==> design/flow/design.v <==
module ALU(
    clk,
    rst_n,
    valid,
    ready,
    mode,
    in_A,
    in_B,
    out
);
    input         clk, rst_n;
    input         valid;
    input  [1:0]  mode;  
    output        ready;
    input  [31:0] in_A, in_B;
    output [63:0] out;
    parameter IDLE = 3'd0;
    parameter MUL  = 3'd1;
    parameter DIV  = 3'd2;
    parameter AND  = 3'd3;
    parameter AVG  = 3'd4;
    parameter OUT  = 3'd5;
    reg  [ 2:0] state, state_nxt;
    reg  [ 4:0] counter, counter_nxt;
    reg  [64:0] shreg, shreg_nxt;  
    reg  [31:0] alu_in, alu_in_nxt;
    reg  [32:0] alu_out;
    reg         ready_;
    assign ready = ready_;
    assign out = shreg[63:0];
    always @(*) begin
        case(state)
            IDLE: begin
                if (valid) 
                    case (mode)
                        0 : state_nxt = MUL;
                        1 : state_nxt = DIV;
                        2 : state_nxt = AND;
                        3 : state_nxt = AVG;
                    endcase
                else state_nxt = IDLE;
            end
            MUL : state_nxt = (counter != 31) ? MUL : OUT;
            DIV : state_nxt = (counter != 31) ? DIV : OUT;
            AND : state_nxt = OUT;
            AVG : state_nxt = OUT;
            OUT : state_nxt = IDLE;
            default : state_nxt = IDLE;
        endcase
    end
    always @(*) begin
        if ((state == MUL) || (state == DIV)) counter_nxt = counter + 1; 
        else                                  counter_nxt = 0;
    end
    always @(*) begin
        case(state)
            IDLE: begin
                if (valid) alu_in_nxt = in_B;
                else       alu_in_nxt = 0;
            end
            OUT : alu_in_nxt = 0;
            default: alu_in_nxt = alu_in;
        endcase
    end
    always @(*) begin
        case (state)
            MUL : begin
                if (shreg[0]) alu_out = shreg[63:32] + alu_in;
                else          alu_out = shreg[63:32];
            end
            DIV : alu_out = shreg[64:32] - {1'b0, alu_in};
            AND : alu_out = shreg[31:0] & alu_in;
            AVG : alu_out = (shreg[31:0] + alu_in) >> 1;
            default alu_out = 0;
        endcase
    end
    always @(*) begin
        case (state)
            IDLE: begin
                if (valid) begin
                    shreg_nxt = {33'b0, in_A};
                    if (state_nxt == DIV) shreg_nxt = shreg_nxt << 1;                 
                end
                else shreg_nxt = 0;
            end
            MUL : shreg_nxt = {1'b0, alu_out, shreg[31:1]};
            DIV : begin
                if (shreg[64:32] < {1'b0, alu_in}) shreg_nxt = shreg << 1;
                else                      shreg_nxt = {alu_out[31:0], shreg[31:0], 1'b1};
                if (counter == 31) shreg_nxt = {1'b0, shreg_nxt[64:33], shreg_nxt[31:0]};
            end
            AND : shreg_nxt = {32'b0, alu_out};
            AVG : shreg_nxt = {32'b0, alu_out};
            OUT : shreg_nxt = 0;
            default : shreg_nxt = 0;
        endcase
    end
    always @(posedge clk or negedge rst_n) begin
        if (!rst_n) begin
            state   <= IDLE;
            counter <= 0;
            shreg   <= 0;
            alu_in  <= 0;
            ready_  <= 0;
        end
        else begin
            state   <= state_nxt;
            counter <= counter_nxt;
            shreg   <= shreg_nxt;
            alu_in  <= alu_in_nxt;
            ready_  <= (state_nxt == OUT) ? 1 : 0;
        end
    end
endmodule
==> design/flow/run.sh <==
#!/bin/bash
# the make line also repeats each setting of config.mk as NAME=value (left out here)
make -C /OpenROAD-flow-scripts/flow DESIGN_CONFIG=/design/flow/config.mk WORK_HOME=/design/flow/orfs CLKGATE_MAP_FILE= finish
==> design/flow/config.mk <==
export PLATFORM = sky130hd
export DESIGN_NAME = ALU
export DESIGN_NICKNAME = ALU
export VERILOG_FILES = /design/flow/design.v
export SDC_FILE = /design/flow/constraint.sdc
export NUM_CORES = 4
export LEC_CHECK = 0
export CAP_MARGIN = 0
export CORE_MARGIN = 2
export CORE_UTILIZATION = 72
export CTS_CLUSTER_SIZE = 80
export GPL_TIMING_DRIVEN = 1
export HOLD_SLACK_MARGIN = -0.1
export MIN_ROUTING_LAYER = met1
export PLACE_DENSITY = 0.67
export SETUP_SLACK_MARGIN = -0.23
export SLEW_MARGIN = 20
export TNS_END_PERCENT = 5
==> design/flow/constraint.sdc <==
create_clock -name core_clock -period 3.73 [get_ports {clk}]
set_input_delay 0.7460 -clock core_clock [delete_from_list [all_inputs] [get_ports {clk}]]
set_output_delay 0.7460 -clock core_clock [all_outputs]
set_load 0.01 [all_outputs]
==> ci_impl_report.md, run 1 <==
## Implementation flow summary

| Metric | Value |
|---|---|
| Status | `failed layout checks` |
| Layout Check Failures | `negative setup slack` |
| Die width | `134 µm` |
| Sink Count | `109` |
| Yosys Chip Area | `12,200 µm²` |
| Setup_tns | `-1.49 ns` |
| HP Class | `in -> async` |
| Final Instance Count excl. Fillers | `1,930` |
| Crit. Startpoint | `alu_in[4]` |
| CP Data Arrival Time | `4.21 ns` |
| Clock group | `1.10 mW` |
| Clk latency late pin | `0.40 ns` |
| Final worst setup slack | `-0.204 ns` |
| Biggest consumer | `combinational cells` |
| Synth area leaders | `dfrtp_1 (22%), ha_1 (9.9%), a21oi_1 (4.8%)` |
| Post CTS Setup Buffer Count | `0` |
| Yosys aoi share | `0.299` |
| Critical Path, Cell by Cell | `inv_1 -> ha_1 -> nor2b_1 -> a211oi_1 -> buf_4 -> a2111oi_2 -> a211oi_1 -> nor4_2 -> a31oi_1 -> o41ai_1 -> buf_4 -> xor2_1 -> a211oi_1 -> a221o_1` |
| CTS root buf | `clkbuf_16` |
| Psw | `6.64 mW` |
| Worst Setup EP | `shreg[63]` |
| Combinational share of power | `0.769` |
| Cells after synthesis | `1,536` |
| XOR-XNOR Cells, Area Fraction | `0.0459` |
| Crit. End Element | `flop` |
| Mean Syn Cell Area | `7.95 µm²` |
| Clk slew on worst S/H paths | `0.11 ns` |
| Slowest CP cell | `a2111oi_2` |
| Final Max Tran Viols | `0` |
| Core area | `16,600 µm²` |
| Relative slew slack | `0.356` |
| Log Warnings | `60` |
| Nets@finish | `1,873` |
| DR pass1 iterations | `13` |
| Buf/Inv on CP | `3` |
| Tcrit/Tclk final | `1.05` |
| Inst Count DP | `1,913` |
| Die area | `18,000 µm²` |
| Endpoints failing setup | `18` |
| Post-synth EDFFs | `0` |
| Synth warn | `1` |
| Min cycle time layout | `3.93 ns` |
| Post-Synthesis Cell Area | `12,200 µm²` |
| Leakage | `6.70 nW` |
| Sw frac | `0.516` |
| CP dominant cell by count | `a211oi_1` |
| Clk pwr share | `0.085` |
| Vias in the first global route | `14,400` |
| Max_cap viols | `0` |
| Main logic family | `AND-OR/OR-AND gates` |
| Yosys cell types | `81` |
| Seq pwr share | `0.145` |
| Drt initial violations | `2,845` |
| Actual slew at the worst max-slew pin | `0.964 ns` |
| Synth top area share | `0.221` |
| CTS Buf Count | `9` |
| Largest net degree at the start of global routing | `61` |
| Routed Antenna Nets | `0` |
| Final Power | `12.9 mW` |
| And+or+nand+nor area frac | `0.173` |
| Gr usage total | `0.544` |
| Adder-Cell Fraction of Synth Area | `0.104` |
| Most used flip-flop cell | `dfrtp_1` |
| Syn nets | `1,705` |
| Gp weighted congestion | `1.09` |
| Drc violations | `0` |
| Logic power comb | `9.90 mW` |
| Slowest stage delay, CP | `0.52 ns` |
| Peak VDD IR | `656 µV` |
| Startpoint types | `flop` |
| Vias per Instance | `7.61` |
| Area growth syn-to-layout | `21.3%` |
| CTS tree | `built` |
| F_max | `0.254 GHz` |
| Internal | `6.23 mW` |
| Reg2reg setup slack | `-0.20 ns` |
| Crit path max-delay family | `AND-OR/OR-AND gates` |
| Hold Fails Final Rpt | `0` |
| Synthesis-stage register bit count | `109` |
| Initial antenna violation count | `1` |
| Drt total wl | `49,700 µm` |
| Vias | `14,700` |
| Hpwl dp | `35,500 µm` |
| Count leader, synth | `nand2_1` |
| Pwr/cell area | `869 nW/µm²` |
| H-tree depth | `3` |
| Num rows | `47` |
| WP data required | `4.00 ns` |
| Area fraction in mux cells | `0.0622` |
| FP Core Util | `0.737` |
| Die height | `134 µm` |
| Seq/Total Area, Yosys | `0.223` |
| Fraction of registers with async set/reset | `1.00` |
| FF-to-FF path depth | `14` |
| Area leader, netlist | `dfrtp_1` |
| First-pass GRT wire length | `76,400 µm` |
| # Cells Yosys | `1,536` |
| Seq group | `1.87 mW` |
| FF-to-FF End | `shreg[63]` |
| Crit Path Category | `reg -> reg` |
| Commonest cells in the netlist | `nand2_1 (143), a21oi_1 (117), nor2_1 (115)` |
| IO buf count | `133` |
| Routed wire per std cell | `25.7 µm` |
| WP depth | `14` |
| Worst Path Max Fanout | `9` |
| Worst r2r src | `alu_in[4]` |
| I/O pins | `134` |
| Layout Skew | `0.0224 ns` |
| Gr ovfl total | `0` |
| CTS Buffer Depth | `2` |
-- what timing repair did --
action / 4_1_cts / 5_1_grt
cloned: 0 / 0
endpoints found under the setup margin: 2 / 21
hold buffers: 0 / 0
resized: 2 / 9
-- stage by stage --
step                      setup slack (ns)  hold WS, ns  cell area [µm²]  utilization
final                               -0.204        0.388            14800        0.893
after global routing                -0.252        0.440            14800        0.893
after CTS                           -0.183        0.403            14800        0.890
after detailed placement            -0.296        0.468            14400        0.871
after global placement              -0.161        0.452            14400        0.871
after floorplan                    -0.0531        0.433            12200            -
-- per-layer routing --
layer	vias up	track usage	part of all wire
li1	6019	-	-
met4	0	0.389	0.091
met5	-	0	0
met1	6543	0.658	0.33
met3	524	0.193	0.17
met2	1597	0.802	0.41
-- final cells by class --
type | count | area, µm²
antenna | 1 | 2.50
clock buffer | 9 | 225
clock inverter | 7 | 91.3
fill | 836 | 1770
inverter | 73 | 274
multi-input combinational | 1194 | 8430
sequential | 109 | 2730
tap | 220 | 275
timing repair buffer | 317 | 2790
==> run 2, diff against run 1 <==
- ABC_AREA: unset -> 1
- CAP_MARGIN: 0 -> 20
- CTS_CLUSTER_DIAMETER: unset -> 399
- CTS_CLUSTER_SIZE: 80 -> 98
- GPL_TIMING_DRIVEN: 1 -> unset
- HOLD_SLACK_MARGIN: -0.1 -> unset
- MIN_ROUTING_LAYER: met1 -> unset
- PLACE_DENSITY: 0.67 -> unset
- SETUP_SLACK_MARGIN: -0.23 -> unset
- TNS_END_PERCENT: 5 -> unset
- clock period: 3.73 -> 5.83 ns (I/O delays scaled with it)
==> run 2 against run 1 <==
Compared with the run above: now clean on timing, DRC and antenna; via count is 19% higher; core utilization is 10 points lower; sequential share of layout area is 0.90 points lower; routed wire length is 7.1% higher; die area is 18% higher; global-route usage is 6.4 points lower; hold slack better by 0.079 ns; synthesized area is 19% higher; clock-buffer cell count stayed put; clock power is 34% lower; final area is 5.1% higher; critical path type is now in -> reg; critical endpoint is now shreg[23]; highest routed layer is now met5.
==> ci_impl_report.md, run 2 <==
## Implementation flow summary

| Metric | Value |
|---|---|
| Crit. End Element | `flop` |
| XOR-XNOR Cells, Area Fraction | `0.00603 (-0.0399)` |
| Largest net degree at the start of global routing | `68 (+11%)` |
| Status | `complete, no violations` |
| CTS tree | `built` |
| Drt initial violations | `3,083 (+8.4%)` |
| Synthesis-stage register bit count | `109 (unchanged)` |
| Actual slew at the worst max-slew pin | `1.20 ns (+0.238 ns)` |
| Die width | `146 µm (+8.8%)` |
| Clk latency late pin | `0.37 ns (-0.03 ns)` |
| Hold wc startpoint | `counter[0]` |
| Setup_tns | `0 ns (+1.49 ns)` |
| Slowest CP cell | `clkdlybuf4s50_1` |
| DR pass1 iterations | `12 (-1)` |
| Final worst setup slack | `2.36 ns (+2.56 ns)` |
| And+or+nand+nor area frac | `0.405 (+0.233)` |
| Slowest stage delay, CP | `0.52 ns (about the same)` |
| Synth area leaders | `nand2_1 (22%), dfrtp_1 (19%), inv_1 (10%)` |
| Seq/Total Area, Yosys | `0.188 (-0.0356)` |
| Vias | `17,400 (+19%)` |
| Final Instance Count excl. Fillers | `2,796 (+45%)` |
| HP Class | `reg -> reg` |
| Most used flip-flop cell | `dfrtp_1` |
| FF-to-FF path depth | `12 (-2)` |
| Psw | `4.21 mW (-37%)` |
| Syn nets | `2,699 (+58%)` |
| WP depth | `11 (-3)` |
| Mean Syn Cell Area | `5.74 µm² (-28%)` |
| Adder-Cell Fraction of Synth Area | `0.0877 (-0.0166)` |
| Commonest cells in the netlist | `nand2_1 (867), inv_1 (406), nand3_1 (259)` |
| RSZ-0062 raised after global routing | `false` |
| Yosys cell types | `53 (-35%)` |
| Crit path max-delay family | `simple AND/OR/NAND/NOR gates` |
| Worst r2r src | `counter[0]` |
| Routed wire per std cell | `19.0 µm (-26%)` |
| Nets@finish | `2,695 (+44%)` |
| Synth top area share | `0.224 (+0.00275)` |
| Num rows | `51 (+8.5%)` |
| Vias in the first global route | `15,800 (+9.7%)` |
| Pwr/cell area | `451 nW/µm² (-48%)` |
| Layout Skew | `0.0116 ns (-0.0107 ns)` |
| FF+latch area | `2730 µm² (unchanged)` |
| Critical Path, Cell by Cell | `clkdlybuf4s50_1 -> nand2_2 -> nor2_4 -> inv_1 -> nor2_1 -> or2_4 -> nand3_4 -> inv_4 -> or2_0 -> o21ai_1 -> o2111ai_1` |
| CTS resizes | `0 (-2)` |
| Clk pwr share | `0.103 (+0.018)` |
| Gr ovfl total | `0 (unchanged)` |
| First-pass GRT wire length | `81,000 µm (+6.0%)` |
| Area fraction in mux cells | `0 (-0.0622)` |
| Sink Count | `109 (unchanged)` |
| Clk slew on worst S/H paths | `0.08 ns (-0.03 ns)` |
| Biggest consumer | `combinational cells` |
| Post-place setup slack | `2.10 ns (+2.40 ns)` |
| Buf/Inv on CP | `3 (unchanged)` |
| Main logic family | `simple AND/OR/NAND/NOR gates` |
| Area growth syn-to-layout | `7.22%` |
| WHS Path Cells | `1` |
| Cells after synthesis | `2,530 (+65%)` |
| Min cycle time layout | `3.47 ns` |
| Gp weighted congestion | `1.09 (about the same)` |
| Die area | `21,300 µm² (+18%)` |
| I/O pins | `134 (unchanged)` |
| MI comb area | `9220 µm² (+9.3%)` |
| Core area | `19,700 µm² (+19%)` |
| Yosys aoi share | `0.135 (-0.164)` |
| Finished Cell Area | `15,600 µm² (+5.1%)` |
| Peak VDD IR | `317 µV (-52%)` |
| CP Data Arrival Time | `3.75 ns (-0.46 ns)` |
| Inst Count DP | `2,780 (+45%)` |
| CTS Hold Buffers Added | `0 (unchanged)` |
| Endpoints failing setup | `0 (-18)` |
| IO buf count | `133 (unchanged)` |
| F_max | `0.288 GHz` |
| Vias per Instance | `6.23 (-18%)` |
| Area leader, netlist | `nand2_1` |
| CTS root buf | `clkbuf_16` |
| Tcrit/Tclk final | `0.595 (-0.459)` |
| Clock group | `0.723 mW (-34%)` |
| Routed Antenna Nets | `0 (unchanged)` |
| Logic power comb | `5.04 mW (-49%)` |
| Die height | `146 µm (+8.8%)` |
| FP Core Util | `0.739 (+0.00265)` |
| Seq group | `1.26 mW (-33%)` |
| Drt total wl | `53,200 µm (+7.1%)` |
| Log Warnings | `60 (unchanged)` |
| Reg2reg setup slack | `2.40 ns (+2.60 ns)` |
| Synth warn | `1 (unchanged)` |
| WP data required | `6.11 ns (+2.11 ns)` |
| Max_cap viols | `0 (unchanged)` |
| Final Max Tran Viols | `0 (unchanged)` |
| Initial antenna violation count | `0 (-1)` |
| Worst Path Max Fanout | `37 (+28)` |
| Fillers | `1,629 (+95%)` |
| Crit. Startpoint | `valid` |
| Hpwl dp | `41,100 µm (+16%)` |
| Leakage | `8.57 nW (+28%)` |
| Fraction of registers with async set/reset | `1.00 (unchanged)` |
| Sw frac | `0.600 (+0.0836)` |
| CTS Buffer Depth | `2 (unchanged)` |
| Internal | `2.81 mW (-55%)` |
| Diodes inserted | `0 (-1)` |
| Hold Path Sink | `counter[0]` |
| Hold Fails Final Rpt | `0 (unchanged)` |
| H-tree depth | `3 (unchanged)` |
| Relative slew slack | `0.198 (-0.157)` |
| Startpoint types | `primary input` |
| Seq pwr share | `0.180 (+0.035)` |
| Post-Synthesis Cell Area | `14,500 µm² (+19%)` |
| Combinational share of power | `0.717 (-0.052)` |
| Final Power | `7.03 mW (-45%)` |
| Gr usage total | `0.480 (-0.0642)` |
| Crit Path Category | `in -> reg` |
| CTS Buf Count | `9 (unchanged)` |
| FF-to-FF End | `shreg[23]` |
| Post-synth EDFFs | `0 (unchanged)` |
| Worst Setup EP | `shreg[23]` |
| Yosys Chip Area | `14,500 µm² (+19%)` |
| # Cells Yosys | `2,530 (+65%)` |
| Post CTS Setup Buffer Count | `0 (unchanged)` |
| Drc violations | `0 (unchanged)` |
| Area post-placement | `15,200 µm² (+5.6%)` |
| Count leader, synth | `nand2_1` |
[run 2: area by class of cell]
cell class,count,area share
clock buffer,9,0.0145
clock inverter,7,0.00691
inverter,415,0.101
multi-input combinational,1849,0.592
sequential,109,0.175
tap,265,0.0213
timing repair buffer,142,0.0896
[run 2: metrics by stage]
stage | utilization | hold WS (ns)
after floorplan | - | 0.433
after global placement | 0.776 | 0.444
after detailed placement | 0.776 | 0.461
after CTS | 0.793 | 0.472
after global routing | 0.793 | 0.501
final | 0.793 | 0.467
[run 2: layer usage]
layer	GRT usage	vias up	share of wire	routed length, µm
li1	-	7924	-	-
met1	0.606	7697	0.35	18700
met2	0.722	1486	0.41	21900
met3	0.169	315	0.17	9210
met4	0.255	2	0.062	3320
met5	0	-	0.00068	36
==> run 3, diff against run 2 <==
- ABC_AREA: 1 -> unset
- CAP_MARGIN: 20 -> 30
- CORE_UTILIZATION: 72 -> 67
- CTS_CLUSTER_DIAMETER: 399 -> unset
- CTS_CLUSTER_SIZE: 98 -> 78
- GPL_TIMING_DRIVEN: unset -> 1
- HOLD_SLACK_MARGIN: unset -> 0.3
- MIN_ROUTING_LAYER: unset -> met1
- SETUP_SLACK_MARGIN: unset -> -0.16
- clock period: 5.83 -> 3.54 ns (I/O delays scaled with it)
==> run 3 against run 2 <==
Compared with the run above: now fails the layout checks on negative setup slack; clock power rose by 51%; core utilization rose by 8.3 points; first-iteration DRC count fell by 8.7%; total power rose by 110%; synthesized area fell by 16%; global-route usage rose by 2.7 points; combinational power rose by 130%; highest routed layer is now met4.
==> ci_impl_report.md, run 3 <==
## Implementation flow summary

| Metric | Value |
|---|---|
| Status | `failed layout checks` |
| Layout Check Failures | `negative setup slack` |
| CTS Buf Count | `9 (unchanged)` |
| Synthesis-stage register bit count | `109 (unchanged)` |
| Slowest CP cell | `ha_2` |
| Cells after synthesis | `1,536 (-39%)` |
| Sink Count | `109 (unchanged)` |
| CTS Hold Buffers Added | `0 (unchanged)` |
| Clk slew on worst S/H paths | `0.09 ns (about the same)` |
| DR pass1 iterations | `21 (+9)` |
| Vias | `15,100 (-13%)` |
| And+or+nand+nor area frac | `0.173 (-0.233)` |
| Gr usage total | `0.506 (+0.0266)` |
| IO buf count | `133 (unchanged)` |
| Startpoint types | `flop` |
| Peak VDD IR | `672 µV (+110%)` |
| Fillers | `977 (-40%)` |
| Highest Signal Layer | `met4` |
| Die width | `139 µm (-4.8%)` |
| Seq pwr share | `0.133 (-0.047)` |
| Psw | `7.38 mW (+75%)` |
| Crit path max-delay family | `AND-OR/OR-AND gates` |
| Routed wire per std cell | `26.0 µm (+36%)` |
| Mean Syn Cell Area | `7.95 µm² (+38%)` |
| Final Max Tran Viols | `0 (unchanged)` |
| Post-place setup slack | `-0.213 ns (-2.32 ns)` |
| Gp weighted congestion | `1.07 (-1.9%)` |
| Layout Skew | `0.0169 ns (+0.00521 ns)` |
| Internal | `7.08 mW (+150%)` |
| FF-to-FF path depth | `16 (+4)` |
| Area leader, netlist | `dfrtp_1` |
| CTS root buf | `clkbuf_16` |
| Logic power comb | `11.5 mW (+130%)` |
| H-tree depth | `3 (unchanged)` |
| Synth top area share | `0.221 (-0.00275)` |
| Routed Antenna Nets | `0 (unchanged)` |
| Seq/Total Area, Yosys | `0.223 (+0.0356)` |
| Final Power | `14.5 mW (+110%)` |
| Yosys aoi share | `0.299 (+0.164)` |
| Synth area leaders | `dfrtp_1 (22%), ha_1 (9.9%), a21oi_1 (4.8%)` |
| Num rows | `49 (-3.9%)` |
| CTS tree | `built` |
| Crit Path Category | `reg -> reg` |
| Core area | `17,900 µm² (-8.9%)` |
| XOR-XNOR Cells, Area Fraction | `0.0459 (+0.0399)` |
| Drt total wl | `52,700 µm (-0.81%)` |
| Drc violations | `0 (unchanged)` |
| Worst Setup EP | `shreg[34]` |
| Post-synth EDFFs | `0 (unchanged)` |
| Slowest stage delay, CP | `0.39 ns (-0.13 ns)` |
| Die area | `19,300 µm² (-9.4%)` |
| F_max | `0.267 GHz` |
| Log Warnings | `61 (+1.7%)` |
| Vias in the first global route | `14,500 (-8.4%)` |
| Area growth syn-to-layout | `28.3%` |
| FP Core Util | `0.682 (-0.0569)` |
| Tcrit/Tclk final | `1.06 (+0.464)` |
| Worst Path Max Fanout | `15 (-59%)` |
| Clk latency late pin | `0.38 ns (about the same)` |
| Final worst setup slack | `-0.209 ns (-2.57 ns)` |
| CP Data Arrival Time | `4.02 ns (+0.27 ns)` |
| WP depth | `16 (+5)` |
| Met3 WL | `8530 µm (-7.4%)` |
| Pwr/cell area | `923 nW/µm² (+100%)` |
| Synth warn | `1 (unchanged)` |
| Min cycle time layout | `3.75 ns` |
| Diodes inserted | `0 (unchanged)` |
| Max_cap viols | `0 (unchanged)` |
| Hold Fails Final Rpt | `0 (unchanged)` |
| I/O pins | `134 (unchanged)` |
| Yosys cell types | `81 (+53%)` |
| Reg2reg setup slack | `-0.21 ns (-2.61 ns)` |
| Combinational share of power | `0.792 (+0.075)` |
| Drt initial violations | `2,814 (-8.7%)` |
| Fraction of registers with async set/reset | `1.00 (unchanged)` |
| Hpwl dp | `37,800 µm (-8.1%)` |
| Critical Path, Cell by Cell | `inv_1 -> ha_2 -> o21ai_0 -> a211oi_1 -> buf_4 -> o21ai_0 -> buf_4 -> a21oi_1 -> buf_4 -> a31oi_1 -> buf_4 -> o211ai_4 -> buf_12 -> mux2i_1 -> nand2_1 -> a32o_1` |
| HP Class | `in -> async` |
| First-pass GRT wire length | `77,200 µm (-4.7%)` |
| Actual slew at the worst max-slew pin | `0.898 ns (-0.305 ns)` |
| Worst r2r src | `alu_in[3]` |
| Gr ovfl total | `0 (unchanged)` |
| Yosys Chip Area | `12,200 µm² (-16%)` |
| WHS | `0.355 ns (-0.112 ns)` |
| Adder-Cell Fraction of Synth Area | `0.104 (+0.0166)` |
| Area fraction in mux cells | `0.0622 (+0.0622)` |
| DR WL met2 | `21,800 µm (-0.36%)` |
| Sw frac | `0.510 (-0.0895)` |
| Largest net degree at the start of global routing | `61 (-10%)` |
| Biggest consumer | `combinational cells` |
| # Cells Yosys | `1,536 (-39%)` |
| Main logic family | `AND-OR/OR-AND gates` |
| Die height | `139 µm (-4.8%)` |
| Count leader, synth | `nand2_1` |
| Relative slew slack | `0.401 (+0.202)` |
| Syn nets | `1,705 (-37%)` |
| Buf/Inv on CP | `6 (+3)` |
| Clk pwr share | `0.075 (-0.028)` |
| Initial antenna violation count | `0 (unchanged)` |
| Crit. End Element | `flop` |
| Seq group | `1.92 mW (+52%)` |
| CTS Buffer Depth | `2 (unchanged)` |
| Met1 Wirelength | `17,800 µm (-5.1%)` |
| Nets@finish | `1,967 (-27%)` |
| Endpoints failing setup | `29 (+29)` |
| Leakage | `7.18 nW (-16%)` |
| WP data required | `3.81 ns (-2.30 ns)` |
| FF-to-FF End | `shreg[34]` |
| Clock group | `1.09 mW (+51%)` |
| Most used flip-flop cell | `dfrtp_1` |
| CP dominant cell by count | `buf_4` |
| Post-Synthesis Cell Area | `12,200 µm² (-16%)` |
| RSZ-0062 raised after global routing | `true` |
| Crit. Startpoint | `alu_in[3]` |
| Vias per Instance | `7.44 (+19%)` |
| Commonest cells in the netlist | `nand2_1 (143), a21oi_1 (117), nor2_1 (115)` |
-- run 3: final cells by class --
type	instances	area [µm²]	share of cell area
tap	229	287	0.0183
clock inverter	7	77.6	0.00495
clock buffer	9	225	0.0144
multi-input combinational	1194	8610	0.549
inverter	73	274	0.0175
sequential	109	2730	0.174
timing repair buffer	411	3470	0.221
-- run 3: timing repair --
action                     4_1_cts  5_1_grt
setup endpoints to repair        3       35
pin swaps                        1        6
resized                          5       43
gates cloned                     0        0
buffers inserted                 1        1
-- run 3: per-layer routing --
| metal | vias up | GRT usage |
|---|---|---|
| met5 | - | 0 |
| met4 | 0 | 0.326 |
| met3 | 505 | 0.154 |
| met2 | 1611 | 0.763 |
| met1 | 6811 | 0.632 |
| li1 | 6195 | - |
-- run 3: metrics by stage --
step	cells	utilization	area (µm²)	TNS, ns
CTS	2031	0.864	15500	-1.50
global route	2032	0.875	15700	-5.37
floorplan	1536	-	12200	-0.279
finish	2032	0.875	15700	-3.23
global placement	2014	0.844	15100	-0.235
detailed placement	2014	0.844	15100	-1.05
==> run 4, diff against run 3 <==
- CAP_MARGIN: 30 -> 20
- CORE_UTILIZATION: 67 -> 18
- CTS_CLUSTER_SIZE: 78 -> unset
- GPL_TIMING_DRIVEN: 1 -> unset
- HOLD_SLACK_MARGIN: 0.3 -> unset
- MIN_ROUTING_LAYER: met1 -> unset
- SETUP_SLACK_MARGIN: -0.16 -> unset
- clock period: 3.54 -> 10.2 ns (I/O delays scaled with it)
==> run 4 against run 3 <==
Compared with the run above: now clean on timing, DRC and antenna; synthesized cell count is the same; total power shrank 72%; final area shrank 9.1%; worst setup slack gained 5.7 ns; sequential power shrank about 60%; combinational power shrank 75%; clock skew shrank 0.0042 ns; cell count grew 19%; register-to-register slack gained 5.9 ns.
==> ci_impl_report.md, run 4 <==
## Implementation flow summary

| Metric | Value |
|---|---|
| Vias per Instance | `5.15 (-31%)` |
| Num rows | `95 (+94%)` |
| Seq pwr share | `0.189 (+0.056)` |
| Final Max Tran Viols | `0 (unchanged)` |
| Area post-placement | `14,000 µm² (-7.7%)` |
| Critical Path, Cell by Cell | `clkdlybuf4s50_1 -> and2_1 -> buf_4 -> nand2_1 -> o21ai_0 -> nor2_1 -> nor3_2 -> buf_4 -> mux2_2 -> a222oi_1 -> o21ai_0` |
| Finished Cell Area | `14,200 µm² (-9.1%)` |
| FP Core Util | `0.182 (-0.500)` |
| Routed wire per std cell | `21.5 µm (-17%)` |
| Main logic family | `AND-OR/OR-AND gates` |
| Startpoint types | `primary input` |
| Reg2reg setup slack | `5.69 ns (+5.90 ns)` |
| CTS Buffer Depth | `2 (unchanged)` |
| Layout Skew | `0.0126 ns (-0.00421 ns)` |
| Min cycle time layout | `4.67 ns` |
| WP data required | `10.41 ns (+6.60 ns)` |
| Diodes inserted | `0 (unchanged)` |
| Vias | `12,500 (-18%)` |
| Yosys aoi share | `0.299 (unchanged)` |
| Peak VDD IR | `153 µV (-77%)` |
| Commonest cells in the netlist | `nand2_1 (143), a21oi_1 (117), nor2_1 (115)` |
| H-tree depth | `3 (unchanged)` |
| Drt initial violations | `1,618 (-43%)` |
| Clk pwr share | `0.093 (+0.018)` |
| Area fraction in mux cells | `0.0622 (unchanged)` |
| Gr usage total | `0.145 (-0.361)` |
| Seq/Total Area, Yosys | `0.223 (unchanged)` |
| CTS resizes | `0 (-5)` |
| Area growth syn-to-layout | `16.6%` |
| Adder-Cell Fraction of Synth Area | `0.104 (unchanged)` |
| Drc violations | `0 (unchanged)` |
| Slowest stage delay, CP | `0.48 ns (+0.09 ns)` |
| First-pass GRT wire length | `77,300 µm (+0.13%)` |
| Internal | `1.84 mW (-74%)` |
| Worst Setup EP | `shreg[24]` |
| # Cells Yosys | `1,536 (unchanged)` |
| Slowest CP cell | `clkdlybuf4s50_1` |
| Crit path max-delay family | `buffers and inverters` |
| Gr ovfl total | `0 (unchanged)` |
| HP Class | `reg -> reg` |
| Logic power comb | `2.91 mW (-75%)` |
| Seq group | `0.767 mW (-60%)` |
| Mean Syn Cell Area | `7.95 µm² (unchanged)` |
| Leakage | `5.86 nW (-18%)` |
| Worst r2r src | `shreg[32]` |
| Initial antenna violation count | `0 (unchanged)` |
| WHS Path Cells | `1` |
| Synth area leaders | `dfrtp_1 (22%), ha_1 (9.9%), a21oi_1 (4.8%)` |
| FF-to-FF path depth | `13 (-3)` |
| Fraction of registers with async set/reset | `1.00 (unchanged)` |
| CTS root buf | `clkbuf_16` |
| Biggest consumer | `combinational cells` |
| Area leader, netlist | `dfrtp_1` |
| Drt total wl | `52,100 µm (-1.2%)` |
| Synthesis-stage register bit count | `109 (unchanged)` |
| And+or+nand+nor area frac | `0.173 (unchanged)` |
| Gp weighted congestion | `0.927 (-13%)` |
| Cells after synthesis | `1,536 (unchanged)` |
| CTS tree | `built` |
| Largest net degree at the start of global routing | `64 (+4.9%)` |
| Clk latency late pin | `0.38 ns (about the same)` |
| Crit. End Element | `flop` |
| Yosys Chip Area | `12,200 µm² (unchanged)` |
| Hpwl dp | `40,100 µm (+6.1%)` |
| Tcrit/Tclk final | `0.458 (-0.601)` |
| Core area | `67,200 µm² (+280%)` |
| Hold wc startpoint | `counter[0]` |
| Most used flip-flop cell | `dfrtp_1` |
| Combinational share of power | `0.718 (-0.074)` |
| Post-Synthesis Cell Area | `12,200 µm² (unchanged)` |
| Clock group | `0.376 mW (-66%)` |
| Hold Path Sink | `counter[0]` |
| Worst Path Max Fanout | `34 (+19)` |
| Actual slew at the worst max-slew pin | `1.02 ns (+0.126 ns)` |
| Die area | `70,000 µm² (+260%)` |
| Clk slew on worst S/H paths | `0.08 ns (about the same)` |
| Relative slew slack | `0.318 (-0.0832)` |
| CTS Hold Buffers Added | `0 (unchanged)` |
| Count leader, synth | `nand2_1` |
| Vias in the first global route | `11,700 (-19%)` |
| Max_cap viols | `0 (unchanged)` |
| Setup_tns | `0 ns (+3.23 ns)` |
| XOR-XNOR Cells, Area Fraction | `0.0459 (unchanged)` |
| Die height | `264 µm (+90%)` |
| RSZ-0062 raised after global routing | `false` |
| Log Warnings | `58 (-4.9%)` |
| WP depth | `11 (-5)` |
| I/O pins | `134 (unchanged)` |
| IO buf count | `133 (unchanged)` |
| Fillers | `7,382 (+660%)` |
| FF-to-FF End | `shreg[55]` |
| Synth top area share | `0.221 (unchanged)` |
| Psw | `2.21 mW (-70%)` |
| Crit. Startpoint | `valid` |
| Buf/Inv on CP | `3 (-3)` |
| Pwr/cell area | `285 nW/µm² (-69%)` |
| F_max | `0.214 GHz` |
| Status | `complete, no violations` |
| Post-Route Utilization | `0.212 (-0.663)` |
| Sw frac | `0.546 (+0.0354)` |
| Post CTS Setup Buffer Count | `0 (-1)` |
| Die width | `264 µm (+90%)` |
| Post-synth EDFFs | `0 (unchanged)` |
| Sink Count | `109 (unchanged)` |
| Endpoints failing setup | `0 (-100%)` |
| DR pass1 iterations | `9 (-57%)` |
| Synth warn | `1 (unchanged)` |
| Nets@finish | `1,710 (-13%)` |
| Hold Fails Final Rpt | `0 (unchanged)` |
| Routed Antenna Nets | `0 (unchanged)` |
| CTS Buf Count | `9 (unchanged)` |
| Syn nets | `1,705 (unchanged)` |
| CP Data Arrival Time | `4.89 ns (+0.87 ns)` |
| Crit Path Category | `in -> reg` |
| Yosys cell types | `81 (unchanged)` |
==> run 4: layout make-up <==
class / count / area, µm² / share of cell area
Multi-Input combinational cell: 1194 / 8380 / 0.588
Sequential cell: 109 / 2730 / 0.192
Timing Repair Buffer: 154 / 1490 / 0.104
Tap cell: 873 / 1090 / 0.0767
Inverter: 73 / 274 / 0.0192
Clock buffer: 12 / 236 / 0.0166
Clock inverter: 4 / 48.8 / 0.00343
==> run 4: per-stage QoR <==
step	std cells	power [mW]	setup WS [ns]	hold slack [ns]
3_5_place_dp	2403	3.58	5.16	0.458
4_1_cts	2419	3.97	5.55	0.468
2_1_floorplan	1536	2.72	5.75	0.433
6_report	2419	4.06	5.53	0.468
5_1_grt	2419	4.31	5.31	0.499
3_3_place_gp	2403	3.59	5.18	0.454
==> run 4: metal layers <==
layer  global-route usage  vias up  part of all wire
li1                     -     5691                 -
met1                0.213     6018              0.46
met2                0.214      688              0.42
met3               0.0245       68              0.10
met4               0.0427        0             0.022
met5                    0        -                 0
==> run 5, diff against run 4 <==
- CAP_MARGIN: 20 -> 5
- CELL_PAD_IN_SITES_GLOBAL_PLACEMENT: unset -> 3
- CORE_MARGIN: 2 -> 8
- CORE_UTILIZATION: 18 -> 57
- CTS_CLUSTER_DIAMETER: unset -> 368
- MIN_ROUTING_LAYER: unset -> met1
- PLACE_DENSITY: unset -> 0.83
- SETUP_SLACK_MARGIN: unset -> 0.93
- clock period: 10.2 -> 4.75 ns (I/O delays scaled with it)
==> run 5 against run 4 <==
Compared with the run above: the run now fails in 3_1_place_gp_skip_io; die area shrank 62%; synthesized area unchanged; synthesized cell count stayed put.
==> ci_impl_report.md, run 5 <==
### Yosys + OpenROAD results

| Metric | Value |
|---|---|
| Post-synth EDFFs | `0 (unchanged)` |
| Last step reached | `3_1_place_gp_skip_io` |
| First Err | `[ERROR GPL-0301] Utilization 126.499 % exceeds 100%.` |
| Syn nets | `1,705 (unchanged)` |
| Seq/Total Area, Yosys | `0.223 (unchanged)` |
| XOR-XNOR Cells, Area Fraction | `0.0459 (unchanged)` |
| Status | `stopped before the end` |
| Yosys Chip Area | `12,200 µm² (unchanged)` |
| Yosys aoi share | `0.299 (unchanged)` |
| Cells after synthesis | `1,536 (unchanged)` |
| Post-Synthesis Cell Area | `12,200 µm² (unchanged)` |
| Synth warn | `1 (unchanged)` |
| Synth area leaders | `dfrtp_1 (22%), ha_1 (9.9%), a21oi_1 (4.8%)` |
| Main logic family | `AND-OR/OR-AND gates` |
| Most used flip-flop cell | `dfrtp_1` |
| Die area | `26,400 µm² (-62%)` |
| Area leader, netlist | `dfrtp_1` |
| Adder-Cell Fraction of Synth Area | `0.104 (unchanged)` |
| # Cells Yosys | `1,536 (unchanged)` |
| Count leader, synth | `nand2_1` |
| Synth top area share | `0.221 (unchanged)` |
| Mean Syn Cell Area | `7.95 µm² (unchanged)` |
| Commonest cells in the netlist | `nand2_1 (143), a21oi_1 (117), nor2_1 (115)` |
| And+or+nand+nor area frac | `0.173 (unchanged)` |
| Die width | `162 µm (-39%)` |
| Fraction of registers with async set/reset | `1.00 (unchanged)` |
| Num rows | `53 (-44%)` |
| Yosys cell types | `81 (unchanged)` |
| Core area | `21,000 µm² (-69%)` |
| Die height | `162 µm (-39%)` |
| Area fraction in mux cells | `0.0622 (unchanged)` |
| FP Core Util | `0.581 (+0.399)` |
| Synthesis-stage register bit count | `109 (unchanged)` |
==> run 6, diff against run 5 <==
- ABC_AREA: unset -> 1
- CAP_MARGIN: 5 -> 20
- CELL_PAD_IN_SITES_GLOBAL_PLACEMENT: 3 -> unset
- CORE_MARGIN: 8 -> 2
- CORE_UTILIZATION: 57 -> 49
- CTS_CLUSTER_DIAMETER: 368 -> 388
- CTS_CLUSTER_SIZE: unset -> 98
- GPL_ROUTABILITY_DRIVEN: unset -> 0
- MIN_ROUTING_LAYER: met1 -> unset
- PLACE_DENSITY: 0.83 -> 0.35
- SETUP_SLACK_MARGIN: 0.93 -> 1.95
- TNS_END_PERCENT: unset -> 10
- clock period: 4.75 -> 10.0 ns (I/O delays scaled with it)
==> run 6 against run 5 <==
Compared with the run above: synthesized area rose by 19%; now clean on timing, DRC and antenna; die area rose by 18%; synthesized cell count rose by 65%.
==> ci_impl_report.md, run 6 <==
## Implementation flow summary

| Metric | Value |
|---|---|
| Sink Count | `109` |
| Largest net degree at the start of global routing | `67` |
| Diodes inserted | `0` |
| And+or+nand+nor area frac | `0.405 (+0.233)` |
| Synth area leaders | `nand2_1 (22%), dfrtp_1 (19%), inv_1 (10%)` |
| Synthesis-stage register bit count | `109 (unchanged)` |
| Worst Path Max Fanout | `49` |
| DR pass1 iterations | `6` |
| Routed Antenna Nets | `0` |
| Core area | `29,400 µm² (+40%)` |
| Leakage | `8.54 nW` |
| Synth top area share | `0.224 (+0.00275)` |
| Crit path max-delay family | `buffers and inverters` |
| Relative slew slack | `0.224` |
| Clock group | `0.378 mW` |
| Critical Path, Cell by Cell | `clkdlybuf4s50_1 -> nand2_2 -> inv_2 -> nand2_1 -> o21ai_1 -> or2_4 -> nand3_4 -> inv_4 -> or2_0 -> o21ai_1 -> o2111ai_1` |
| Yosys cell types | `53 (-35%)` |
| Final Max Tran Viols | `0` |
| Area growth syn-to-layout | `7.98%` |
| XOR-XNOR Cells, Area Fraction | `0.00603 (-0.0399)` |
| Mean Syn Cell Area | `5.74 µm² (-28%)` |
| Min cycle time layout | `5.19 ns` |
| Hold wc startpoint | `counter[0]` |
| Hold Path Sink | `counter[0]` |
| Initial antenna violation count | `1` |
| Biggest consumer | `combinational cells` |
| CTS Buf Count | `9` |
| Gr usage total | `0.363` |
| Worst r2r src | `counter[0]` |
| Final Instance Count excl. Fillers | `2,920` |
| Num rows | `63 (+19%)` |
| Sw frac | `0.602` |
| FF+latch area | `2730 µm²` |
| Post-synth EDFFs | `0 (unchanged)` |
| Seq group | `0.720 mW` |
| Fraction of registers with async set/reset | `1.00 (unchanged)` |
| Finished Cell Area | `15,700 µm²` |
| Seq pwr share | `0.180` |
| Buf/Inv on CP | `3` |
| CP dominant cell by count | `o21ai_1` |
| Hpwl dp | `45,400 µm` |
| Seq/Total Area, Yosys | `0.188 (-0.0356)` |
| Syn nets | `2,699 (+58%)` |
| Post-Synthesis Cell Area | `14,500 µm² (+19%)` |
| Crit. End Element | `flop` |
| Endpoints failing setup | `0` |
| Gr ovfl total | `0` |
| Internal | `1.59 mW` |
| Clk pwr share | `0.094` |
| Adder-Cell Fraction of Synth Area | `0.0877 (-0.0166)` |
| RSZ-0062 raised after global routing | `false` |
| Layout Skew | `0.0166 ns` |
| CP Data Arrival Time | `5.47 ns` |
| H-tree depth | `3` |
| # Cells Yosys | `2,530 (+65%)` |
| Drc violations | `0` |
| Psw | `2.41 mW` |
| CTS Hold Buffers Added | `0` |
| Hold Fails Final Rpt | `0` |
| I/O pins | `134` |
| Die width | `176 µm (+8.5%)` |
| Inst Count DP | `2,904` |
| Fillers | `3,176` |
| Startpoint types | `primary input` |
| Combinational share of power | `0.725` |
| Clk latency late pin | `0.38 ns` |
| Drt initial violations | `1,531` |
| Logic power comb | `2.90 mW` |
| Routed wire per std cell | `19.2 µm` |
| Area fraction in mux cells | `0 (-0.0622)` |
| Vias | `16,200` |
| Most used flip-flop cell | `dfrtp_1` |
| WP data required | `10.28 ns` |
| Die area | `31,000 µm² (+18%)` |
| Status | `complete, no violations` |
| Drt total wl | `56,000 µm` |
| CTS tree | `built` |
| Commonest cells in the netlist | `nand2_1 (867), inv_1 (406), nand3_1 (259)` |
| Yosys aoi share | `0.135 (-0.164)` |
| FF-to-FF path depth | `12` |
| Count leader, synth | `nand2_1` |
| WP depth | `11` |
| IO buf count | `133` |
| Final worst setup slack | `4.81 ns` |
| Crit Path Category | `in -> reg` |
| Main logic family | `simple AND/OR/NAND/NOR gates` |
| CTS Buffer Depth | `2` |
| Vias per Instance | `5.55` |
| Nets@finish | `2,694` |
| Synth warn | `1 (unchanged)` |
| Post-Route Utilization | `0.534` |
| Reg2reg setup slack | `6.08 ns` |
| MI comb area | `9220 µm²` |
| Die height | `176 µm (+8.5%)` |
| Pwr/cell area | `255 nW/µm²` |
| F_max | `0.193 GHz` |
| Post CTS Setup Buffer Count | `0` |
| Yosys Chip Area | `14,500 µm² (+19%)` |
| WHS Path Cells | `1` |
| Actual slew at the worst max-slew pin | `1.16 ns` |
| Slowest CP cell | `inv_2` |
| Area post-placement | `15,400 µm²` |
| FF-to-FF End | `shreg[23]` |
| Max_cap viols | `0` |
| Post-place setup slack | `4.49 ns` |
| First-pass GRT wire length | `85,600 µm` |
| CTS resizes | `0` |
| Clk slew on worst S/H paths | `0.08 ns` |
| FP Core Util | `0.494 (-0.0869)` |
| Setup_tns | `0 ns` |
| Area leader, netlist | `nand2_1` |
| HP Class | `reg -> reg` |
| Worst Setup EP | `shreg[23]` |
| CTS root buf | `clkbuf_16` |
| Cells after synthesis | `2,530 (+65%)` |
| Crit. Startpoint | `valid` |
| Slowest stage delay, CP | `0.91 ns` |
| Log Warnings | `60` |
| Peak VDD IR | `147 µV` |
| Tcrit/Tclk final | `0.519` |
| Vias in the first global route | `15,100` |
[run 6: stage by stage]
stage / hold slack (ns) / power [mW]
2_1_floorplan: 0.433 / 2.81
3_3_place_gp: 0.454 / 3.51
3_5_place_dp: 0.466 / 3.53
4_1_cts: 0.478 / 3.92
5_1_grt: 0.515 / 4.33
6_report: 0.476 / 4.00
[run 6: layout make-up]
type | count | area share
clock buffer | 9 | 0.0144
clock inverter | 7 | 0.00439
inverter | 415 | 0.0999
multi-input combinational | 1849 | 0.588
sequential | 109 | 0.174
tap | 390 | 0.0311
timing repair buffer | 141 | 0.0885
[run 6: layer usage]
layer | wire (µm) | GRT usage | up-vias
met5 | 10 | 0 | -
met4 | 2000 | 0.132 | 2
met3 | 5620 | 0.0758 | 98
met2 | 23300 | 0.540 | 731
met1 | 25000 | 0.517 | 7446
li1 | - | - | 7916
==> run 7, diff against run 6 <==
- CORE_UTILIZATION: 49 -> 67
- CTS_CLUSTER_DIAMETER: 388 -> unset
- CTS_CLUSTER_SIZE: 98 -> unset
- GPL_ROUTABILITY_DRIVEN: 0 -> unset
- PLACE_DENSITY: 0.35 -> unset
- SETUP_SLACK_MARGIN: 1.95 -> unset
- TNS_END_PERCENT: 10 -> unset
- clock period: 10.0 -> 4.73 ns (I/O delays scaled with it)
==> run 7 against run 6 <==
Compared with the run above: global-route usage is 11 points higher; critical endpoint is now shreg[36]; flip-flop count did not move; die area decreased by 26%; register-to-register slack worse by 4.8 ns; worst setup slack worse by 3.5 ns; total power grew 120%; clock-buffer cell count unchanged; synthesized area stayed put; critical path depth is 1 higher; hold slack worse by 0.090 ns; synthesized cell count is the same.
==> ci_impl_report.md, run 7 <==
## Implementation flow summary

| Metric | Value |
|---|---|
| Area post-placement | `15,300 µm² (-0.74%)` |
| Layout Skew | `0.0143 ns (-0.00230 ns)` |
| Gp weighted congestion | `1.07` |
| Logic power comb | `6.25 mW (+120%)` |
| Final Max Tran Viols | `0 (unchanged)` |
| And+or+nand+nor area frac | `0.405 (unchanged)` |
| Highest Signal Layer | `met4` |
| Die height | `151 µm (-14%)` |
| CTS resizes | `0 (unchanged)` |
| Crit path max-delay family | `flip-flops` |
| Vias | `17,200 (+6.1%)` |
| Met1 Wirelength | `20,400 µm (-19%)` |
| Hold Fails Final Rpt | `0 (unchanged)` |
| CTS root buf | `clkbuf_16` |
| Syn nets | `2,699 (unchanged)` |
| Max_cap viols | `0 (unchanged)` |
| Drc violations | `0 (unchanged)` |
| HP Class | `in -> async` |
| Synthesis-stage register bit count | `109 (unchanged)` |
| Psw | `5.24 mW (+120%)` |
| WHS | `0.387 ns (-0.0898 ns)` |
| Area leader, netlist | `nand2_1` |
| Setup_tns | `0 ns (unchanged)` |
| First-pass GRT wire length | `82,400 µm (-3.7%)` |
| Combinational share of power | `0.726 (about the same)` |
| Drt total wl | `54,500 µm (-2.6%)` |
| Reg2reg setup slack | `1.32 ns (-4.76 ns)` |
| Crit. Startpoint | `state[1]` |
| Synth area leaders | `nand2_1 (22%), dfrtp_1 (19%), inv_1 (10%)` |
| F_max | `0.293 GHz` |
| Core area | `21,200 µm² (-28%)` |
| Area fraction in mux cells | `0 (unchanged)` |
| Final Power | `8.61 mW (+120%)` |
| Startpoint types | `flop` |
| Seq/Total Area, Yosys | `0.188 (unchanged)` |
| Routed Antenna Nets | `0 (unchanged)` |
| Clock group | `0.831 mW (+120%)` |
| Worst r2r src | `state[1]` |
| CTS Buffer Depth | `2 (unchanged)` |
| Gr usage total | `0.475 (+0.112)` |
| Vias per Instance | `6.11 (+10%)` |
| Worst Path Max Fanout | `33 (-33%)` |
| CTS Hold Buffers Added | `0 (unchanged)` |
| Vias in the first global route | `15,500 (+2.5%)` |
| Clk pwr share | `0.096 (+0.002)` |
| Post CTS Setup Buffer Count | `0 (unchanged)` |
| Routed wire per std cell | `19.4 µm (+1.2%)` |
| Nets@finish | `2,698 (+0.15%)` |
| Log Warnings | `60 (unchanged)` |
| Most used flip-flop cell | `dfrtp_1` |
| Peak VDD IR | `334 µV (+130%)` |
| FF-to-FF path depth | `12 (unchanged)` |
| DR WL met2 | `22,600 µm (-3.3%)` |
| WP data required | `5.00 ns (-5.28 ns)` |
| Biggest consumer | `combinational cells` |
| Internal | `3.37 mW (+110%)` |
| Crit Path Category | `reg -> reg` |
| Synth warn | `1 (unchanged)` |
| Sw frac | `0.608 (+0.00634)` |
| Actual slew at the worst max-slew pin | `1.08 ns (-0.0833 ns)` |
| FP Core Util | `0.687 (+0.193)` |
| Seq pwr share | `0.178 (-0.002)` |
| IO buf count | `133 (unchanged)` |
| Num rows | `53 (-16%)` |
| Slowest CP cell | `dfrtp_1` |
| Clk latency late pin | `0.38 ns (about the same)` |
| Worst Setup EP | `shreg[36]` |
| Clk slew on worst S/H paths | `0.10 ns (+0.02 ns)` |
| Post-place setup slack | `1.21 ns (-3.27 ns)` |
| Seq group | `1.53 mW (+110%)` |
| Largest net degree at the start of global routing | `59 (-12%)` |
| Area growth syn-to-layout | `7.27%` |
| Die area | `22,900 µm² (-26%)` |
| Commonest cells in the netlist | `nand2_1 (867), inv_1 (406), nand3_1 (259)` |
| Count leader, synth | `nand2_1` |
| Pwr/cell area | `553 nW/µm² (+120%)` |
| Finished Cell Area | `15,600 µm² (-0.65%)` |
| Min cycle time layout | `3.41 ns` |
| RSZ-0062 raised after global routing | `false` |
| Hpwl dp | `42,700 µm (-5.9%)` |
| Critical Path, Cell by Cell | `inv_4 -> nand2_4 -> nor2_2 -> buf_4 -> inv_2 -> nor2_1 -> a21oi_1 -> nand2_1 -> o21ai_2 -> nand2_1 -> nand3_1 -> o21ai_1` |
| Final worst setup slack | `1.32 ns (-3.50 ns)` |
| Initial antenna violation count | `2 (+1)` |
| Synth top area share | `0.224 (unchanged)` |
| Mean Syn Cell Area | `5.74 µm² (unchanged)` |
| Post-Synthesis Cell Area | `14,500 µm² (unchanged)` |
| Sink Count | `109 (unchanged)` |
| Crit. End Element | `flop` |
| Leakage | `8.58 nW (+0.47%)` |
| Yosys Chip Area | `14,500 µm² (unchanged)` |
| Main logic family | `simple AND/OR/NAND/NOR gates` |
| Die width | `151 µm (-14%)` |
| Yosys cell types | `53 (unchanged)` |
| Met3 WL | `8860 µm (+58%)` |
| CP Data Arrival Time | `3.68 ns (-1.79 ns)` |
| CTS Buf Count | `9 (unchanged)` |
| Yosys aoi share | `0.135 (unchanged)` |
| H-tree depth | `3 (unchanged)` |
| # Cells Yosys | `2,530 (unchanged)` |
| CP dominant cell by count | `nand2_1` |
| Drt initial violations | `2,363 (+54%)` |
| FF-to-FF End | `shreg[36]` |
| CTS tree | `built` |
| Slowest stage delay, CP | `1.06 ns (+0.15 ns)` |
| XOR-XNOR Cells, Area Fraction | `0.00603 (unchanged)` |
| WP depth | `12 (+1)` |
| Buf/Inv on CP | `3 (unchanged)` |
| DR pass1 iterations | `9 (+3)` |
| Relative slew slack | `0.279 (+0.0555)` |
| Tcrit/Tclk final | `0.722 (+0.203)` |
| Adder-Cell Fraction of Synth Area | `0.0877 (unchanged)` |
| Endpoints failing setup | `0 (unchanged)` |
| Fraction of registers with async set/reset | `1.00 (unchanged)` |
| Cells after synthesis | `2,530 (unchanged)` |
| Status | `complete, no violations` |
| Post-synth EDFFs | `0 (unchanged)` |
| Gr ovfl total | `0 (unchanged)` |
| I/O pins | `134 (unchanged)` |
run 7: per-layer routing:
layer | up-vias | GRT usage
met5 | - | 0
met2 | 1339 | 0.703
met4 | 0 | 0.209
met3 | 224 | 0.170
li1 | 7919 | -
met1 | 7695 | 0.624
run 7: area by class of cell:
cell class	instances	area [µm²]
multi-input combinational	1849	9220
antenna	1	2.50
clock inverter	7	77.6
sequential	109	2730
inverter	415	1570
clock buffer	9	225
tap	275	344
fill	1914	5570
timing repair buffer	145	1420
run 7: stage by stage:
| stage | util | instances |
|---|---|---|
| final | 0.737 | 2810 |
| after global routing | 0.737 | 2809 |
| after CTS | 0.737 | 2809 |
| after detailed placement | 0.722 | 2793 |
| after global placement | 0.722 | 2793 |
| after floorplan | - | 2530 |
==> run 8, diff against run 7 <==
- ABC_AREA: 1 -> unset
- CAP_MARGIN: 20 -> 30
- CTS_CLUSTER_SIZE: unset -> 80
- GPL_TIMING_DRIVEN: unset -> 1
- HOLD_SLACK_MARGIN: unset -> -0.1
- MIN_ROUTING_LAYER: unset -> met1
- SETUP_SLACK_MARGIN: unset -> 0.63
- clock period: 4.73 -> 4.06 ns (I/O delays scaled with it)
==> run 8 against run 7 <==
Compared with the run above: now fails the layout checks on negative setup slack; largest power group unchanged; global-route usage rose by 2.9 points; sequential share of layout area increased by 0.15 points; combinational power grew 66%; critical path type unchanged; worst setup slack worse by 1.6 ns; first-iteration DRC count rose by 53%.
==> ci_impl_report.md, run 8 <==
## Implementation flow summary

| Metric | Value |
|---|---|
| XOR-XNOR Cells, Area Fraction | `0.0459 (+0.0399)` |
| FF-to-FF End | `shreg[3]` |
| Seq group | `1.90 mW (+24%)` |
| CP dominant cell by count | `buf_4` |
| CTS Buf Count | `9 (unchanged)` |
| Peak VDD IR | `587 µV (+76%)` |
| Adder-Cell Fraction of Synth Area | `0.104 (+0.0166)` |
| Yosys aoi share | `0.299 (+0.164)` |
| Leakage | `6.70 nW (-22%)` |
| Sink Count | `109 (unchanged)` |
| Final Power | `13.3 mW (+55%)` |
| Drt initial violations | `3,627 (+53%)` |
| Final Max Tran Viols | `0 (unchanged)` |
| Die height | `139 µm (-8.1%)` |
| Crit Path Category | `reg -> reg` |
| Gp weighted congestion | `1.03 (-3.3%)` |
| Hold Fails Final Rpt | `0 (unchanged)` |
| Die area | `19,300 µm² (-16%)` |
| Hpwl dp | `35,000 µm (-18%)` |
| Diodes inserted | `0 (-1)` |
| Area leader, netlist | `dfrtp_1` |
| Nets@finish | `1,848 (-32%)` |
| F_max | `0.230 GHz (-22%)` |
| Count leader, synth | `nand2_1` |
| Biggest consumer | `combinational cells` |
| DR pass1 iterations | `22 (+13)` |
| CTS tree | `built` |
| HP Class | `in -> async` |
| Routed wire per std cell | `30.7 µm (+58%)` |
| Main logic family | `AND-OR/OR-AND gates` |
| And+or+nand+nor area frac | `0.173 (-0.233)` |
| Area post-placement | `13,700 µm² (-10%)` |
| Vias in the first global route | `13,600 (-12%)` |
| Internal | `6.22 mW (+85%)` |
| Drc violations | `0 (unchanged)` |
| Largest net degree at the start of global routing | `110 (+86%)` |
| Worst Path Max Fanout | `34 (+3.0%)` |
| FF-to-FF path depth | `10 (-2)` |
| Final Instance Count excl. Fillers | `1,913 (-32%)` |
| Fillers | `896 (-53%)` |
| Gr usage total | `0.504 (+0.0287)` |
| Drt total wl | `58,700 µm (+7.6%)` |
| Log Warnings | `66 (+10%)` |
| Slowest CP cell | `a222oi_1` |
| Commonest cells in the netlist | `nand2_1 (143), a21oi_1 (117), nor2_1 (115)` |
| FP Core Util | `0.682 (-0.00448)` |
| Yosys Chip Area | `12,200 µm² (-16%)` |
| Status | `failed layout checks` |
| # Cells Yosys | `1,536 (-39%)` |
| Die width | `139 µm (-8.1%)` |
| Area fraction in mux cells | `0.0622 (+0.0622)` |
| Num rows | `49 (-7.5%)` |
| WP depth | `10 (-2)` |
| Synth top area share | `0.221 (-0.00275)` |
| Synth area leaders | `dfrtp_1 (22%), ha_1 (9.9%), a21oi_1 (4.8%)` |
| First-pass GRT wire length | `76,600 µm (-7.1%)` |
| Finished Cell Area | `15,600 µm² (+0.34%)` |
| Actual slew at the worst max-slew pin | `1.39 ns (+0.313 ns)` |
| H-tree depth | `3 (unchanged)` |
| WHS | `0.464 ns (+0.0776 ns)` |
| Reg2reg setup slack | `-0.30 ns (-1.61 ns)` |
| Logic power comb | `10.4 mW (+66%)` |
| Startpoint types | `flop` |
| Seq pwr share | `0.143 (-0.035)` |
| Vias | `15,300 (-11%)` |
| Max_cap viols | `0 (unchanged)` |
| Routed Antenna Nets | `0 (unchanged)` |
| Synth warn | `1 (unchanged)` |
| Post-synth EDFFs | `0 (unchanged)` |
| Endpoints failing setup | `1 (+1)` |
| Most used flip-flop cell | `dfrtp_1` |
| Crit. Startpoint | `state[5]` |
| Combinational share of power | `0.782 (+0.056)` |
| Relative slew slack | `0.0706 (-0.209)` |
| Area growth syn-to-layout | `28.0%` |
| CTS root buf | `clkbuf_16` |
| WP data required | `4.24 ns (-0.76 ns)` |
| Sw frac | `0.532 (-0.0762)` |
| Tcrit/Tclk final | `1.07 (+0.351)` |
| Mean Syn Cell Area | `7.95 µm² (+38%)` |
| Slowest stage delay, CP | `1.13 ns (+0.07 ns)` |
| Layout Skew | `0.0230 ns (+0.00865 ns)` |
| CP Data Arrival Time | `4.53 ns (+0.85 ns)` |
| MI comb area | `9330 µm² (+1.2%)` |
| Clk pwr share | `0.075 (-0.021)` |
| Crit path max-delay family | `AND-OR/OR-AND gates` |
| Yosys cell types | `81 (+53%)` |
| I/O pins | `134 (unchanged)` |
| IO buf count | `133 (unchanged)` |
| Post-Synthesis Cell Area | `12,200 µm² (-16%)` |
| Inst Count DP | `1,834 (-34%)` |
| Final worst setup slack | `-0.296 ns (-1.61 ns)` |
| Layout Check Failures | `negative setup slack` |
| Syn nets | `1,705 (-37%)` |
| Initial antenna violation count | `1 (-1)` |
| Core area | `17,900 µm² (-15%)` |
| CTS Buffer Depth | `2 (unchanged)` |
| Vias per Instance | `8.01 (+31%)` |
| Post-place setup slack | `0.255 ns (-0.958 ns)` |
| Worst Setup EP | `shreg[3]` |
| RSZ-0062 raised after global routing | `true` |
| Psw | `7.08 mW (+35%)` |
| Min cycle time layout | `4.36 ns (+0.941 ns)` |
| FF+latch area | `2760 µm² (+1.2%)` |
| Gr ovfl total | `0 (unchanged)` |
| Clk latency late pin | `0.40 ns (+0.02 ns)` |
| Synthesis-stage register bit count | `109 (unchanged)` |
| Clk slew on worst S/H paths | `0.09 ns (about the same)` |
| Crit. End Element | `flop` |
| Worst r2r src | `state[5]` |
| Seq/Total Area, Yosys | `0.223 (+0.0356)` |
| Cells after synthesis | `1,536 (-39%)` |
| Clock group | `0.997 mW (+20%)` |
| Critical Path, Cell by Cell | `buf_4 -> nor2_1 -> buf_4 -> o21ai_0 -> or2_2 -> nor3_4 -> buf_6 -> mux2_2 -> a222oi_1 -> o21ai_1` |
| Fraction of registers with async set/reset | `1.00 (unchanged)` |
| Buf/Inv on CP | `3 (unchanged)` |
| Pwr/cell area | `851 nW/µm² (+54%)` |
[run 8: timing repair]
| item | in CTS | in global routing |
|---|---|---|
| setup endpoints to repair | 35 | 56 |
| pin swaps | 17 | 44 |
| buffers inserted | 31 | 31 |
| gates cloned | 1 | 0 |
| gates resized | 83 | 163 |
| hold buffers | 0 | 0 |
[run 8: layout make-up]
type | count | area share
Clock buffer | 9 | 0.0144
Inverter | 73 | 0.0175
Clock inverter | 7 | 0.00584
Timing Repair Buffer | 292 | 0.171
Sequential cell | 109 | 0.177
Tap cell | 229 | 0.0183
Multi-Input combinational cell | 1194 | 0.596
[run 8: metal layers]
| layer | global-route usage | vias to the layer above | share of wire |
|---|---|---|---|
| met3 | 0.157 | 682 | 0.17 |
| met2 | 0.754 | 1768 | 0.39 |
| met5 | 0 | - | 0.0017 |
| li1 | - | 5966 | - |
| met4 | 0.275 | 6 | 0.11 |
| met1 | 0.652 | 6909 | 0.33 |
[run 8: through the flow]
stage,setup TNS (ns),util
floorplan,0,-
global placement,0,0.768
detailed placement,0,0.768
CTS,0,0.818
global route,-0.000399,0.873
finish,-0.296,0.873
==> run 9, diff against run 8 <==
- CTS_CLUSTER_SIZE: 80 -> unset
- HOLD_SLACK_MARGIN: -0.1 -> unset
- SETUP_SLACK_MARGIN: 0.63 -> -0.16
- clock period: 4.06 -> 3.89 ns (I/O delays scaled with it)
==> run 9 against run 8 <==
Compared with the run above: the layout still fails its checks (negative setup slack); routed wire length fell by 17%; sequential share of layout area up 1.3 points; critical path depth increased by 2; clock-buffer cell count is 1 higher; synthesized cell count did not move; sequential power barely moved; non-clock buffer count shrank 26; via count shrank 9.2%; synthesized area unchanged; die area unchanged; clock skew shrank 0.0071 ns; largest cell class unchanged.
==> ci_impl_report.md, run 9 <==
## Implementation flow summary

| Metric | Value |
|---|---|
| Seq group | `1.88 mW (about the same)` |
| Post-place setup slack | `0.0514 ns (-0.204 ns)` |
| CP dominant cell by count | `a211oi_1` |
| CTS Buf Count | `9 (unchanged)` |
| Endpoints failing setup | `10 (+9)` |
| Routed wire per std cell | `25.8 µm (-16%)` |
| Clk slew on worst S/H paths | `0.09 ns (about the same)` |
| Inst Count DP | `1,871 (+2.0%)` |
| Synth area leaders | `dfrtp_1 (22%), ha_1 (9.9%), a21oi_1 (4.8%)` |
| Area leader, netlist | `dfrtp_1` |
| Yosys aoi share | `0.299 (unchanged)` |
| Cells after synthesis | `1,536 (unchanged)` |
| FF-to-FF End | `shreg[56]` |
| Area post-placement | `14,000 µm² (+2.2%)` |
| Crit path max-delay family | `AND-OR/OR-AND gates` |
| Tcrit/Tclk final | `1.03 (-0.0409)` |
| Fraction of registers with async set/reset | `1.00 (unchanged)` |
| Drt total wl | `48,700 µm (-17%)` |
| Vias in the first global route | `13,500 (-1.1%)` |
| Synth top area share | `0.221 (unchanged)` |
| Worst r2r src | `alu_in[4]` |
| CP Data Arrival Time | `4.27 ns (-0.26 ns)` |
| Sink Count | `109 (unchanged)` |
| H-tree depth | `3 (unchanged)` |
| Vias per Instance | `7.38 (-7.9%)` |
| Most used flip-flop cell | `dfrtp_1` |
| Peak VDD IR | `560 µV (-4.7%)` |
| Final Max Tran Viols | `0 (unchanged)` |
| First-pass GRT wire length | `74,700 µm (-2.4%)` |
| Yosys Chip Area | `12,200 µm² (unchanged)` |
| Logic power comb | `8.81 mW (-20%)` |
| Crit. Startpoint | `alu_in[4]` |
| Die height | `139 µm (unchanged)` |
| Synth warn | `1 (unchanged)` |
| Layout Skew | `0.0159 ns (-0.00710 ns)` |
| Hpwl dp | `36,400 µm (+4.0%)` |
| Clk latency late pin | `0.37 ns (-0.03 ns)` |
| Highest Signal Layer | `met4` |
| Slowest CP cell | `a211oi_1` |
| Relative slew slack | `0.466 (+0.395)` |
| Final Instance Count excl. Fillers | `1,887 (-1.4%)` |
| Final Power | `11.7 mW (-12%)` |
| Post CTS Setup Buffer Count | `0 (-100%)` |
| HP Class | `in -> async` |
| Worst Path Max Fanout | `9 (-74%)` |
| Reg2reg setup slack | `-0.12 ns (+0.17 ns)` |
| Syn nets | `1,705 (unchanged)` |
| Min cycle time layout | `4.01 ns (-0.342 ns)` |
| Die width | `139 µm (unchanged)` |
| Internal | `5.61 mW (-9.9%)` |
| Finished Cell Area | `14,400 µm² (-8.2%)` |
| Area fraction in mux cells | `0.0622 (unchanged)` |
| Vias | `13,900 (-9.2%)` |
| Drt initial violations | `2,233 (-38%)` |
| IO buf count | `133 (unchanged)` |
| Max_cap viols | `0 (unchanged)` |
| Hold Fails Final Rpt | `0 (unchanged)` |
| Clock group | `0.975 mW (-2.2%)` |
| Diodes inserted | `0 (unchanged)` |
| Mean Syn Cell Area | `7.95 µm² (unchanged)` |
| Worst Setup EP | `shreg[56]` |
| Biggest consumer | `combinational cells` |
| Clk pwr share | `0.084 (+0.009)` |
| Gp weighted congestion | `1.12 (+8.7%)` |
| Met3 WL | `7410 µm (-27%)` |
| FF-to-FF path depth | `12 (+2)` |
| Drc violations | `0 (unchanged)` |
| Critical Path, Cell by Cell | `inv_1 -> ha_1 -> nor2b_1 -> a211oi_1 -> a2111oi_4 -> a211oi_1 -> nor4_2 -> a31oi_1 -> mux2i_1 -> o21bai_1 -> mux2_2 -> a221o_1` |
| CTS root buf | `clkbuf_16` |
| Pwr/cell area | `813 nW/µm² (-4.5%)` |
| Area growth syn-to-layout | `17.6%` |
| FP Core Util | `0.682 (unchanged)` |
| Commonest cells in the netlist | `nand2_1 (143), a21oi_1 (117), nor2_1 (115)` |
| Post-Synthesis Cell Area | `12,200 µm² (unchanged)` |
| Psw | `6.06 mW (-14%)` |
| Combinational share of power | `0.755 (-0.027)` |
| Die area | `19,300 µm² (unchanged)` |
| Crit Path Category | `reg -> reg` |
| Initial antenna violation count | `0 (-1)` |
| DR pass1 iterations | `10 (-55%)` |
| Crit. End Element | `flop` |
| Adder-Cell Fraction of Synth Area | `0.104 (unchanged)` |
| Largest net degree at the start of global routing | `76 (-31%)` |
| And+or+nand+nor area frac | `0.173 (unchanged)` |
| I/O pins | `134 (unchanged)` |
| Num rows | `49 (unchanged)` |
| Final worst setup slack | `-0.124 ns (+0.172 ns)` |
| Gr usage total | `0.489 (-0.0154)` |
| WP data required | `4.15 ns (-0.09 ns)` |
| Seq pwr share | `0.161 (+0.018)` |
| WP depth | `12 (+2)` |
| WHS | `0.368 ns (-0.0961 ns)` |
| Routed Antenna Nets | `0 (unchanged)` |
| Main logic family | `AND-OR/OR-AND gates` |
| Core area | `17,900 µm² (unchanged)` |
| Synthesis-stage register bit count | `109 (unchanged)` |
| Actual slew at the worst max-slew pin | `0.800 ns (-0.595 ns)` |
| Leakage | `6.42 nW (-4.1%)` |
| Slowest stage delay, CP | `0.62 ns (-0.51 ns)` |
| # Cells Yosys | `1,536 (unchanged)` |
| Gr ovfl total | `0 (unchanged)` |
| Count leader, synth | `nand2_1` |
| Yosys cell types | `81 (unchanged)` |
| F_max | `0.249 GHz (+8.5%)` |
| Startpoint types | `flop` |
| Log Warnings | `60 (-9.1%)` |
| CTS Buffer Depth | `2 (unchanged)` |
| CTS tree | `built` |
| Sw frac | `0.520 (-0.0128)` |
| Layout Check Failures | `negative setup slack` |
| Seq/Total Area, Yosys | `0.223 (unchanged)` |
| XOR-XNOR Cells, Area Fraction | `0.0459 (unchanged)` |
| Nets@finish | `1,822 (-1.4%)` |
| DR WL met2 | `20,600 µm (-11%)` |
| Post-synth EDFFs | `0 (unchanged)` |
| Status | `failed layout checks` |
| Met1 Wirelength | `17,500 µm (-8.3%)` |
| Buf/Inv on CP | `1 (-2)` |
run 9: what timing repair did:
item                                    4_1_cts  5_1_grt
gates resized                                 0        4
endpoints found under the setup margin        0        7
hold buffers                                  0        0
run 9: layout make-up:
cell class	count	area [µm²]
clock buffers	10	229
clock inverters	6	62.6
fillers	1259	3540
inverters	73	274
multi-input cells	1194	8400
flip-flops and latches	109	2730
well taps	229	287
repair buffers	266	2380
run 9: stage by stage:
stage	TNS, ns	utilization
3_5_place_dp	0	0.785
2_1_floorplan	0	-
4_1_cts	0	0.801
5_1_grt	-1.13	0.802
3_3_place_gp	0	0.785
6_report	-0.618	0.802
run 9: metal layers:
metal / GRT usage / up-vias
li1: - / 5915
met3: 0.132 / 281
met1: 0.641 / 6408
met5: 0 / -
met4: 0.273 / 0
met2: 0.732 / 1323
Power figures rest on the tool's default switching activity, not on a simulated workload.
